run A:
==> flow/design.v (excerpt) <==
module mac_16bit(out_rounded,md,mr,clk,rst);
output reg [26:0] out_rounded;
input [15:0] md,mr;               
input clk,rst;
reg [15:0] MD,MR;
reg [39:0] acc;
wire [39:0] mult_out;
wire [17:0] PP0,PP1,PP2,PP3,PP4,PP5,PP6,PP7,PP8;
reg [31:0] PP0_reg,PP1_reg,PP2_reg,PP3_reg,PP4_reg,PP5_reg,PP6_reg,PP7_reg,PP8_reg;
wire [31:0] PP0_FULL,PP1_FULL,PP2_FULL,PP3_FULL,PP4_FULL,PP5_FULL,PP6_FULL,PP7_FULL,PP8_FULL;
wire [7:0] neg;
wire [31:0] sum0,carry0,sum1,carry1,sum2,carry2,sum3,carry3,sum4,carry4,sum5,carry5,sum6,carry6;
wire [39:0] new_acc;
reg [2:0] setup_count;
reg setup_completed;
reg [8:0] count;
generatePartialProducts PP(.PP0(PP0),.PP1(PP1),.PP2(PP2),.PP3(PP3),.PP4(PP4),.PP5(PP5),.PP6(PP6),.PP7(PP7),.PP8(PP8),.neg(neg),.MD(MD),.MR(MR));
genvar i;
assign PP0_FULL[16:0] = PP0;
for(i=31; i>16; i=i-1) begin
  assign PP0_FULL[i] = PP0_FULL[16];
end
assign PP1_FULL[18:2] = PP1;
for(i=31; i>18; i=i-1) begin
  assign PP1_FULL[i] = PP1_FULL[18];
end
assign PP1_FULL[1] = 1'b0;
assign PP1_FULL[0] = neg[0];
assign PP2_FULL[20:4] = PP2;
for(i=31; i>20; i=i-1) begin
  assign PP2_FULL[i] = PP2_FULL[20];
end
assign PP2_FULL[3] = 1'b0;
assign PP2_FULL[2] = neg[1];
for(i=0; i<2; i=i+1) begin
  assign PP2_FULL[i] = 1'b0;
end
assign PP3_FULL[22:6] = PP3;
for(i=31; i>22; i=i-1) begin
  assign PP3_FULL[i] = PP3_FULL[22];
end
assign PP3_FULL[5] = 1'b0;
assign PP3_FULL[4] = neg[2];
for(i=0; i<4; i=i+1) begin
  assign PP3_FULL[i] = 1'b0;
end
assign PP4_FULL[24:8] = PP4;
for(i=31; i>24; i=i-1) begin
  assign PP4_FULL[i] = PP4_FULL[24];
end
assign PP4_FULL[7] = 1'b0;
assign PP4_FULL[6] = neg[3];
for(i=0; i<6; i=i+1) begin
  assign PP4_FULL[i] = 1'b0;
end
assign PP5_FULL[26:10] = PP5;
for(i=31; i>26; i=i-1) begin
  assign PP5_FULL[i] = PP5_FULL[26];
end
assign PP5_FULL[9] = 1'b0;
assign PP5_FULL[8] = neg[4];
for(i=0; i<8; i=i+1) begin
  assign PP5_FULL[i] = 1'b0;
end
assign PP6_FULL[28:12] = PP6;
for(i=31; i>28; i=i-1) begin
  assign PP6_FULL[i] = PP6_FULL[28];
end
assign PP6_FULL[11] = 1'b0;
assign PP6_FULL[10] = neg[5];
  ...
Settings: LEC_CHECK=0, ABC_AREA=1, CAP_MARGIN=20, CORE_ASPECT_RATIO=1.05, CORE_MARGIN=2, CORE_UTILIZATION=40, CTS_CLUSTER_SIZE=26, GPL_TIMING_DRIVEN=0, MAX_ROUTING_LAYER=met5, SETUP_SLACK_MARGIN=0.91, SLEW_MARGIN=20, TNS_END_PERCENT=75; clock period 9.72 ns.
run.sh (not shown) runs the stock make flow with config.mk's settings and CLKGATE_MAP_FILE=.
The following lists how run B was set up differently from run A:
- a deleted GPL_TIMING_DRIVEN that had been 0
- a deleted TNS_END_PERCENT that had been 75
- a deleted CORE_ASPECT_RATIO that had been 1.05
- a deleted CTS_CLUSTER_SIZE that had been 26
- a deleted SETUP_SLACK_MARGIN that had been 0.91
- a deleted MAX_ROUTING_LAYER that had been met5
- a deleted ABC_AREA that had been 1
- a change of CORE_UTILIZATION from 40 to 72
- an added PLACE_DENSITY_LB_ADDON of 0.0
- a change of the clock period (ns, I/O delays scaled along) from 9.72 to 6.4
==> comparison <==
The flow for run B finished, though final verification flagged negative setup slack. Compare run B and run A | number of DRC violations after detailed-routing iteration 0 lower: run A. In the flow results for run B and run A, the wire length of the first global-routing pass is smaller on run B. Area after synthesis up 2.1% in run B wrt run A. The run showing the smaller post-place setup slack is run B. In the reports for run B and run A, the larger count of inserted antenna diode cells belongs to run A.
Edits applied to the flow inputs when going from run B to run C:
- swapping 72 for 18 in CORE_UTILIZATION
- clearing PLACE_DENSITY_LB_ADDON, which used to be 0.0
- swapping 6.4 for 6.71 in the clock period (ns, I/O delays scaled along)
From the logs: run C reached the end of the flow and failed the layout checks with negative setup slack.
Higher clock skew among run B and run C: run C
Clock network area share, run B and run C: lower on run C
The final design instance area without fill of run C was inferior to that of run B.
Changes observed in run C relative to run B: utilization after layout fell by 61 points.
Detailed-route wire length per cell (run C / run B): 0.76
Input changes introduced in run D (baseline for comparison: run C):
- swapping 18 for 69 in CORE_UTILIZATION
- putting CTS_CLUSTER_SIZE at 20 where nothing was set
- putting CTS_CLUSTER_DIAMETER at 202 where nothing was set
- swapping 6.71 for 5.58 in the clock period (ns, I/O delays scaled along)
### Flow results
Run D finished every stage; the final checks, however, were not passed, the failures being negative setup slack.
Compared with run C, run D shows a lower die outline width.
Row pre-CTS setup slack: run D lower / run C higher
Met3 layer usage reported by global route: run D > run C
Against run C, cell count in run D fell by more than a quarter.
[run D vs run C] non-clock buffer count: higher in run D
Compared to run C, run D leaves less free space in the core.

Starting RTL as in the previous note.
// mac_16bit
module mac_16bit(out_rounded,md,mr,clk,rst);
output reg [26:0] out_rounded;
input [15:0] md,mr;               
input clk,rst;
reg [15:0] MD,MR;
reg [39:0] acc;
wire [39:0] mult_out;
wire [17:0] PP0,PP1,PP2,PP3,PP4,PP5,PP6,PP7,PP8;
reg [31:0] PP0_reg,PP1_reg,PP2_reg,PP3_reg,PP4_reg,PP5_reg,PP6_reg,PP7_reg,PP8_reg;
wire [31:0] PP0_FULL,PP1_FULL,PP2_FULL,PP3_FULL,PP4_FULL,PP5_FULL,PP6_FULL,PP7_FULL,PP8_FULL;
wire [7:0] neg;
wire [31:0] sum0,carry0,sum1,carry1,sum2,carry2,sum3,carry3,sum4,carry4,sum5,carry5,sum6,carry6;
wire [39:0] new_acc;
reg [2:0] setup_count;
reg setup_completed;
reg [8:0] count;
generatePartialProducts PP(.PP0(PP0),.PP1(PP1),.PP2(PP2),.PP3(PP3),.PP4(PP4),.PP5(PP5),.PP6(PP6),.PP7(PP7),.PP8(PP8),.neg(neg),.MD(MD),.MR(MR));
genvar i;
assign PP0_FULL[16:0] = PP0;
for(i=31; i>16; i=i-1) begin
  assign PP0_FULL[i] = PP0_FULL[16];
end
assign PP1_FULL[18:2] = PP1;
for(i=31; i>18; i=i-1) begin
  assign PP1_FULL[i] = PP1_FULL[18];
end
assign PP1_FULL[1] = 1'b0;
assign PP1_FULL[0] = neg[0];
assign PP2_FULL[20:4] = PP2;
for(i=31; i>20; i=i-1) begin
  assign PP2_FULL[i] = PP2_FULL[20];
end
assign PP2_FULL[3] = 1'b0;
assign PP2_FULL[2] = neg[1];
for(i=0; i<2; i=i+1) begin
  assign PP2_FULL[i] = 1'b0;
end
assign PP3_FULL[22:6] = PP3;
for(i=31; i>22; i=i-1) begin
  assign PP3_FULL[i] = PP3_FULL[22];
end
assign PP3_FULL[5] = 1'b0;
assign PP3_FULL[4] = neg[2];
for(i=0; i<4; i=i+1) begin
  assign PP3_FULL[i] = 1'b0;
end
assign PP4_FULL[24:8] = PP4;
for(i=31; i>24; i=i-1) begin
  assign PP4_FULL[i] = PP4_FULL[24];
end
assign PP4_FULL[7] = 1'b0;
assign PP4_FULL[6] = neg[3];
for(i=0; i<6; i=i+1) begin
  assign PP4_FULL[i] = 1'b0;
end
assign PP5_FULL[26:10] = PP5;
for(i=31; i>26; i=i-1) begin
  assign PP5_FULL[i] = PP5_FULL[26];
end
assign PP5_FULL[9] = 1'b0;
assign PP5_FULL[8] = neg[4];
for(i=0; i<8; i=i+1) begin
  assign PP5_FULL[i] = 1'b0;
end
assign PP6_FULL[28:12] = PP6;
for(i=31; i>28; i=i-1) begin
  assign PP6_FULL[i] = PP6_FULL[28];
end
assign PP6_FULL[11] = 1'b0;
assign PP6_FULL[10] = neg[5];
for(i=0; i<10; i=i+1) begin
  assign PP6_FULL[i] = 1'b0;
end
assign PP7_FULL[30:14] = PP7;
assign PP7_FULL[31] = PP7_FULL[30];
assign PP7_FULL[13] = 1'b0;
assign PP7_FULL[12] = neg[6];
for(i=0; i<12; i=i+1) begin
  assign PP7_FULL[i] = 1'b0;
end
  ...
Settings: LEC_CHECK=0, ABC_AREA=1, CAP_MARGIN=20, CELL_PAD_IN_SITES_GLOBAL_PLACEMENT=0, CORE_ASPECT_RATIO=0.91, CORE_MARGIN=2, CORE_UTILIZATION=72, CTS_CLUSTER_DIAMETER=215, GPL_ROUTABILITY_DRIVEN=0, MIN_ROUTING_LAYER=met1, PLACE_DENSITY_LB_ADDON=0.01, SETUP_SLACK_MARGIN=1.46, SLEW_MARGIN=20, TNS_END_PERCENT=70; clock period 5.17 ns.
The baseline reached the layout checks and failed them: negative setup slack.
Rerun with:
ABC_AREA = default   (was 1)
CELL_PAD_IN_SITES_GLOBAL_PLACEMENT = default   (was 0)
CORE_ASPECT_RATIO = default   (was 0.91)
CTS_CLUSTER_DIAMETER = default   (was 215)
GPL_ROUTABILITY_DRIVEN = default   (was 0)
MIN_ROUTING_LAYER = default   (was met1)
PLACE_DENSITY_LB_ADDON = 0.0   (was 0.01)
SETUP_SLACK_MARGIN = default   (was 1.46)
TNS_END_PERCENT = default   (was 70)
clock period = 6.47 ns   (was 5.17 ns; I/O delays follow)
The new run finished but failed the layout checks on negative setup slack; worst setup slack is better by 0.56 ns; utilization came out lower by 4.8 points; hold slack is worse by 0.019 ns; first-iteration DRC count came out lower by 2.3%; routed wire length came out lower by about 9%; register-to-register slack is better by 0.56 ns; count of clock-buffer cells in the layout came out lower by 7; die area came out higher by about 2%; maximum frequency came out lower by 11%.
Rerun with:
CORE_UTILIZATION = 40   (was 72)
PLACE_DENSITY_LB_ADDON = default   (was 0.0)
clock period = 6.71 ns   (was 6.47 ns; I/O delays follow)
Result:
- The changed run finished with negative setup slack left
- routed wire length falls by 4.6%
- global-route usage shrinks by 17 points
- cell area goes up by 0.32%
- setup slack gets better by 0.27 ns
- via count falls by 6.5%
- count of clock-buffer cells in the layout goes up by 9
- first-iteration DRC count went down by 45%
- synthesized area does not change
- core utilization came out lower by 37 points
Rerun with:
CAP_MARGIN = 5   (was 20)
CORE_UTILIZATION = 72   (was 40)
CTS_CLUSTER_SIZE = 75   (was default)
PLACE_DENSITY_LB_ADDON = 0.0   (was default)
clock period = 6.24 ns   (was 6.71 ns; I/O delays follow)
What happened: The new run ran to the end with violations: negative setup slack; via count grows by about 6%; synthesized cell count is unchanged; wire length grows by 4.4%; final cell count shrinks by about 9%; worst setup slack got worse by 0.38 ns; clock-buffer cell count shrinks by 3; global-route usage grows by 17 points; first-iteration DRC count grows by about 90%.

== try-juniper ==
mac_16bit again, from the RTL that the note above started with.
clock: 7.72 ns
lec_check: 0
abc_area: 1
cap_margin: 20
cell_pad_in_sites_detail_placement: 2
cell_pad_in_sites_global_placement: 1
core_aspect_ratio: 0.74
core_margin: 7
core_utilization: 40
cts_cluster_diameter: 84
cts_cluster_size: 19
gpl_routability_driven: 0
max_routing_layer: met4
min_routing_layer: met2
place_density_lb_addon: 0.01
slew_margin: 25
tns_end_percent: 70
try-juniper did not stop at any stage, and its layout met the timing, design-rule and antenna checks.
Inputs modified between try-juniper and try-garnet:
- MAX_ROUTING_LAYER removed (was met4)
- TNS_END_PERCENT removed (was 70)
- PLACE_DENSITY_LB_ADDON removed (was 0.01)
- CORE_MARGIN changed from 7 to 2
- CELL_PAD_IN_SITES_GLOBAL_PLACEMENT removed (was 1)
- MIN_ROUTING_LAYER removed (was met2)
- CORE_UTILIZATION changed from 40 to 66
- ABC_AREA removed (was 1)
- CTS_CLUSTER_DIAMETER removed (was 84)
- SLEW_MARGIN changed from 25 to 20
- CORE_ASPECT_RATIO removed (was 0.74)
- CTS_CLUSTER_SIZE removed (was 19)
- CELL_PAD_IN_SITES_DETAIL_PLACEMENT removed (was 2)
- GPL_ROUTABILITY_DRIVEN removed (was 0)
- the clock period (ns, I/O delays scaled along) changed from 7.72 to 3.45
Results
- Status | try-garnet and try-juniper | clean except try-garnet
- Delta (try-garnet minus try-juniper): met3 track demand over resource in global routing fell by 46 points, worst slack at placement down 4.08 ns, die size went down by 0.024 mm^2, cell count saw a decrease.
- Summary of the comparison: number of placed cells counting well taps is lower in try-garnet, relative to try-juniper.
- try-garnet vs. try-juniper: routed wire length went down by 11000 um.
- Delta (try-garnet minus try-juniper): layout filler cell count now sits lower, sequential share of layout area has decreased, growth of design area from synthesis to finish went up 13 points, count of mapped cells out of synthesis lower.
Relative to try-garnet, the following input files were edited for try-yarrow:
- changing CAP_MARGIN from 20 to 40
- setting SETUP_SLACK_MARGIN to 0.99 for the first time
- setting PLACE_DENSITY_LB_ADDON to 0.15 for the first time
- setting CTS_CLUSTER_SIZE to 15 for the first time
- changing CORE_UTILIZATION from 66 to 72
- setting CTS_CLUSTER_DIAMETER to 260 for the first time
### Flow results
No crash in try-yarrow: every stage finished, but the layout fails its final checks due to negative setup slack.
Summary of try-yarrow over try-garnet: required time reported for the critical path endpoint fell 0.03 ns; number of antenna repair diodes rose 11.
Number of instances in the placed design for try-yarrow is lower than for try-garnet.
Going from try-garnet to try-yarrow, critical path depth picked up an extra about 3.7%, met3 track demand over resource in global routing picked up an extra 8.0 points.
try-garnet vs try-yarrow, uppermost signal routing layer after detailed routing: met4 vs met5
Between try-yarrow and try-garnet, it is try-yarrow whose clock period minus worst slack is higher, by 1.84 ns.
Reported for try-yarrow and try-garnet, basic-gate share of the synthesized area counting and, or, nand and nor cells turned out identical to the last digit.
Measured against each other, try-yarrow and try-garnet differ in clock tree skew after final layout, the lower figure coming from try-garnet.
Routability congestion estimate: try-yarrow higher than try-garnet
Measured against try-yarrow, the non-clock buffer count of try-garnet comes out at 0.926 times the reference value.

Setup of epsilon:
mac_16bit again, from the RTL that the note above started with.
clock: 5.05 ns
lec_check: 0
abc_area: 1
cap_margin: 20
cell_pad_in_sites_global_placement: 0
core_aspect_ratio: 0.91
core_margin: 2
core_utilization: 72
cts_cluster_diameter: 215
gpl_routability_driven: 0
min_routing_layer: met1
place_density_lb_addon: 0.05
setup_slack_margin: 1.46
slew_margin: 20
tns_end_percent: 70
Ran to the end and failed final checks on negative setup slack: epsilon.
Input-level comparison between gamma and epsilon:
# epsilon
export LEC_CHECK = 0
export ABC_AREA = 1
export CAP_MARGIN = 20
export CELL_PAD_IN_SITES_GLOBAL_PLACEMENT = 0
export CORE_ASPECT_RATIO = 0.91
export CORE_MARGIN = 2
export CORE_UTILIZATION = 72
export CTS_CLUSTER_DIAMETER = 215
export GPL_ROUTABILITY_DRIVEN = 0
export MIN_ROUTING_LAYER = met1
export PLACE_DENSITY_LB_ADDON = 0.05
export SETUP_SLACK_MARGIN = 1.46
export SLEW_MARGIN = 20
export TNS_END_PERCENT = 70
create_clock -name core_clock -period 5.05 [get_ports {clk}]
# gamma
export LEC_CHECK = 0
export CAP_MARGIN = 20
export CORE_MARGIN = 2
export CORE_UTILIZATION = 20
export SLEW_MARGIN = 20
create_clock -name core_clock -period 9.82 [get_ports {clk}]
==> results <==
- Of epsilon and gamma, just one finished clean: gamma.
- | cell area after synthesis | gamma vs epsilon | about 2.1% higher |
- acc[37] as the critical path capture point was reported by gamma, and acc[39] by epsilon.
- In the reports for epsilon and gamma, the smaller largest fanout of any net on the critical path belongs to epsilon.
